==> trial 54 <==
// snack
module snack(
    input ps2_data,
    input ps2_clk,
    input clk,
    input [1:0] speed_mode,
    input rst_n,
    input key,
    output hsync,
    output vsync,
    output beep,
    output [3:0] vga_r,
    output [3:0] vga_g,
    output [3:0] vga_b
    );
==> flow/config.mk <==
export PLATFORM = sky130hd
export DESIGN_NAME = snack
export DESIGN_NICKNAME = snack
export VERILOG_FILES = /design/flow/design.v
export SDC_FILE = /design/flow/constraint.sdc
export NUM_CORES = 4
export LEC_CHECK = 0
export ABC_AREA = 1
export CAP_MARGIN = 10
export CELL_PAD_IN_SITES_GLOBAL_PLACEMENT = 2
export CORE_ASPECT_RATIO = 0.76
export CORE_MARGIN = 2
export CORE_UTILIZATION = 29
export GPL_TIMING_DRIVEN = 1
export PLACE_DENSITY_LB_ADDON = 0.1
export SLEW_MARGIN = 20
export TNS_END_PERCENT = 70
==> flow/constraint.sdc <==
create_clock -name core_clock -period 18.4 [get_ports {clk}]
set_input_delay 3.6800 -clock core_clock [delete_from_list [all_inputs] [get_ports {clk}]]
set_output_delay 3.6800 -clock core_clock [all_outputs]
set_load 0.01 [all_outputs]
run.sh (not shown) runs the stock make flow with config.mk's settings and CLKGATE_MAP_FILE=.
==> trial 87 (differences from trial 54) <==
- CAP_MARGIN: 10 -> 20
- CELL_PAD_IN_SITES_GLOBAL_PLACEMENT: 2 -> unset
- CORE_ASPECT_RATIO: 0.76 -> unset
- CORE_UTILIZATION: 29 -> 72
- CTS_CLUSTER_DIAMETER: unset -> 317
- CTS_CLUSTER_SIZE: unset -> 17
- GPL_TIMING_DRIVEN: 1 -> unset
- HOLD_SLACK_MARGIN: unset -> 0.29
- PLACE_DENSITY: unset -> 0.69
- PLACE_DENSITY_LB_ADDON: 0.1 -> unset
- SETUP_SLACK_MARGIN: unset -> -0.38
- TNS_END_PERCENT: 70 -> unset
==> flow/constraint.sdc (replaced) <==
create_clock -name core_clock -period 5.7 [get_ports {clk}]
set_input_delay 1.1400 -clock core_clock [delete_from_list [all_inputs] [get_ports {clk}]]
set_output_delay 1.1400 -clock core_clock [all_outputs]
set_load 0.01 [all_outputs]
==> results.sh <==
# physical design summary
export IMPL_period_used_pct=63.2
export IMPL_die_y_um=285
export IMPL_relSlewSlack_pct=21.7
export IMPL_grt_use_met3_pct=8.78
export IMPL_powerClk_mw=3.02
export IMPL_design_area_sq_um=58900
export IMPL_num_rows=103
export IMPL_status="no timing/DRC/antenna violations"
export IMPL_wl_met2_um=74200
export IMPL_wl_met3_um=18600
export IMPL_crit_start="u1_snack_control.snack_x[5][1]"
# the run above: trial 87

==> results.sh <==
# physical design summary
export IMPL_powerClk_mw=1.62
export IMPL_yosysChipArea_sq_um=57000
export IMPL_ioPinCount=22
export IMPL_wl_met2_um=88400
export IMPL_wl_met3_um=12300
export IMPL_relSlewSlack_pct=21.2
export IMPL_grt_use_met3_pct=4.04
export IMPL_crit_start="control_signal"
export IMPL_maxPowerGroup="the clock network"
export IMPL_num_rows=141
export IMPL_die_y_um=390
export IMPL_status="no timing/DRC/antenna violations"
export IMPL_period_used_pct=30.7
# the run above: trial 54



==> inputs of v19 <==
Starting RTL as in the previous note.
clock: 61.2 ns
lec_check: 0
cap_margin: 20
core_margin: 2
core_utilization: 25
slew_margin: 20
==> v4 (differences from v19) <==
- ABC_AREA: unset -> 1
- CORE_UTILIZATION: 25 -> 68
- CTS_CLUSTER_DIAMETER: unset -> 232
==> flow/constraint.sdc (replaced) <==
create_clock -name core_clock -period 16.4 [get_ports {clk}]
set_input_delay 3.2800 -clock core_clock [delete_from_list [all_inputs] [get_ports {clk}]]
set_output_delay 3.2800 -clock core_clock [all_outputs]
set_load 0.01 [all_outputs]
==> v33 (differences from v19) <==
- CORE_UTILIZATION: 25 -> 40
- GPL_TIMING_DRIVEN: unset -> 0
- SETUP_SLACK_MARGIN: unset -> 2.43
==> flow/constraint.sdc (replaced) <==
create_clock -name core_clock -period 40.0 [get_ports {clk}]
set_input_delay 8.0000 -clock core_clock [delete_from_list [all_inputs] [get_ports {clk}]]
set_output_delay 8.0000 -clock core_clock [all_outputs]
set_load 0.01 [all_outputs]
==> v16 (differences from v19) <==
- ABC_AREA: unset -> 1
- CORE_UTILIZATION: 25 -> 65
- CTS_CLUSTER_SIZE: unset -> 80
- MAX_ROUTING_LAYER: unset -> met4
- MIN_ROUTING_LAYER: unset -> met1
- SETUP_SLACK_MARGIN: unset -> 5.0
==> flow/constraint.sdc (replaced) <==
create_clock -name core_clock -period 40.0 [get_ports {clk}]
set_input_delay 8.0000 -clock core_clock [delete_from_list [all_inputs] [get_ports {clk}]]
set_output_delay 8.0000 -clock core_clock [all_outputs]
set_load 0.01 [all_outputs]
==> results <==
Against v19, the synthesized area of v4 is larger by 3.6%.
Cell count: v19 is higher than v16 (6.3%).
The lowest clock skew belongs to v16, the highest to v33.
Global-route usage, lowest first: v19, v33, v16, v4.
Die area: v4 < v16 < v33 < v19.
In critical path depth, v33 and v16 do not differ.
Count of clock-buffer cells in the layout is the same in v19 and v4.
Routed wire length, lowest first: v16, v4, v19, v33.


==> try-fjord: inputs <==
Starting RTL as in the previous note.
==> flow/design.v (excerpt) <==
module snack(
    input ps2_data,
    input ps2_clk,
    input clk,
    input [1:0] speed_mode,
    input rst_n,
    input key,
    output hsync,
    output vsync,
    output beep,
    output [3:0] vga_r,
    output [3:0] vga_g,
    output [3:0] vga_b
    );
    wire key_r,key_l,key_u,key_d;
    PS2 ps2(.clk(clk),.rst(!rst_n),.ps2_clk(ps2_clk),.ps2_data(ps2_data),.up(key_u),.left(key_l),.right(key_r),.down(key_d));
    wire [9:0] col;
    wire [8:0] row;
    wire [9:0] box_x;
    wire [8:0] box_y;
    wire drive;
    wire snake_r;
    wire snake_head;
    snack_control u1_snack_control(
        .clk(clk),
        .rst_n(rst_n),
        .key_r(key_r),
        .key_l(key_l),
        .key_u(key_u),
        .key_d(key_d),
        .box_x(box_x),
        .box_y(box_y),
        .x_pos(col),
        .y_pos(row),
        .speed_mode(speed_mode),
        .drive(drive),
        .snack_r(snake_r),
        .snake_head(snake_head)
                  );
    random_box u1_random_box(
        .clk(clk),
        .rst_n(rst_n),
        .drive(drive), 
        .box_x(box_x), 
        .box_y(box_y)
    );
    wire [11:0] pixel;
    wire rdn;
    reg control_signal;
    wire [3:0]vga_r1;
    wire [3:0]vga_g1;
    wire [3:0]vga_b1;
    wire hsync1;
    wire vsync1;
    wire [3:0]vga_r2;
    wire [3:0]vga_g2;
    wire [3:0]vga_b2;
    wire hsync2;
    wire vsync2;
    VGA vga0(
        .clk(clk),
        .rst(!rst_n),
        .R(vga_r1),
        .G(vga_g1),
        .B(vga_b1),
        .HS(hsync1),
        .VS(vsync1),
        .row(row),
        .col(col),
        .rdn(rdn),
        .Din(pixel)
    );
    assign vga_r2 = 4'h0;
    assign vga_g2 = 4'h0;
    assign vga_b2 = 4'h0;
    assign hsync2 = 1'b0;
    assign vsync2 = 1'b0;
    draw_snake draw(
        .clk(clk),
        .rdn(rdn),
        .row(row),
        .col(col),
        .rst_n(rst_n),
        .box_x(box_x),
        .box_y(box_y),
        .pixel(pixel),
        .snake_r(snake_r),
  ...
Settings: LEC_CHECK=0, CAP_MARGIN=20, CORE_ASPECT_RATIO=0.75, CORE_MARGIN=2, CORE_UTILIZATION=57, CTS_CLUSTER_SIZE=30, GPL_TIMING_DRIVEN=1, PLACE_DENSITY_LB_ADDON=0.09, SETUP_SLACK_MARGIN=3.62, SLEW_MARGIN=20, TNS_END_PERCENT=90; clock period 12.4 ns.
==> try-onyx (differences from try-fjord) <==
==> flow/config.mk (replaced) <==
export PLATFORM = sky130hd
export DESIGN_NAME = snack
export DESIGN_NICKNAME = snack
export VERILOG_FILES = /design/flow/design.v
export SDC_FILE = /design/flow/constraint.sdc
export NUM_CORES = 4
export LEC_CHECK = 0
export CAP_MARGIN = 20
export CORE_MARGIN = 2
export CORE_UTILIZATION = 40
export SLEW_MARGIN = 20
==> flow/constraint.sdc (replaced) <==
create_clock -name core_clock -period 8.48 [get_ports {clk}]
set_input_delay 1.6960 -clock core_clock [delete_from_list [all_inputs] [get_ports {clk}]]
set_output_delay 1.6960 -clock core_clock [all_outputs]
set_load 0.01 [all_outputs]
==> try-maple (differences from try-fjord) <==
==> flow/config.mk (replaced) <==
export PLATFORM = sky130hd
export DESIGN_NAME = snack
export DESIGN_NICKNAME = snack
export VERILOG_FILES = /design/flow/design.v
export SDC_FILE = /design/flow/constraint.sdc
export NUM_CORES = 4
export LEC_CHECK = 0
export CAP_MARGIN = 20
export CORE_MARGIN = 2
export CORE_UTILIZATION = 70
export CTS_CLUSTER_SIZE = 18
export PLACE_DENSITY_LB_ADDON = 0.19
export SETUP_SLACK_MARGIN = 1.68
export SLEW_MARGIN = 20
==> flow/constraint.sdc (replaced) <==
create_clock -name core_clock -period 5.7 [get_ports {clk}]
set_input_delay 1.1400 -clock core_clock [delete_from_list [all_inputs] [get_ports {clk}]]
set_output_delay 1.1400 -clock core_clock [all_outputs]
set_load 0.01 [all_outputs]
==> results.yml <==
# generated from flow reports
power:
  p_clk_frac: 0.410
  p_switching_mw: 3.859
  p_comb_mw: 2.51
  power.clock.total_mw: 4.93
finish:
  nonClkBufAreaFrac: 0.01834
  clk_share: 0.04345
  num-nonclk-buffers: 125
  syn_to_final_growth_pct: 6.479
routing:
  routed-wl-met2_um: 71870
  antenna_cells: 0
floorplan:
  fp.dieW_um: 284.3
critical_path:
  path_depth: 15
  arrival_ns: 4.54
status:
  outcome: "complete, no violations"
global_route:
  grt_use_total: 0.4033
# the run above: try-maple

==> results.yml <==
# generated from flow reports
finish:
  num-nonclk-buffers: 80
  syn_to_final_growth_pct: 7.052
  nonClkBufAreaFrac: 0.01186
  clk_share: 0.04396
power:
  p_switching_mw: 2.635
  power.clock.total_mw: 3.37
clock_tree:
  clkSinkCount: 584
status:
  outcome: "complete, no violations"
critical_path:
  path_depth: 11
# the run above: try-onyx

==> results.yml <==
# generated from flow reports
power:
  p_switching_mw: 1.774
  p_clk_frac: 0.410
  power.clock.total_mw: 2.27
  p_comb_mw: 1.16
floorplan:
  fp.dieW_um: 362.6
finish:
  num-nonclk-buffers: 81
  layout.area.comb_um2: 38210
routing:
  routed-wl-met2_um: 69120
  antenna_cells: 0
status:
  outcome: "complete, no violations"
critical_path:
  arrival_ns: 5.11
# the run above: try-fjord

No activity file was given, so power comes from the tool's default toggle rates.
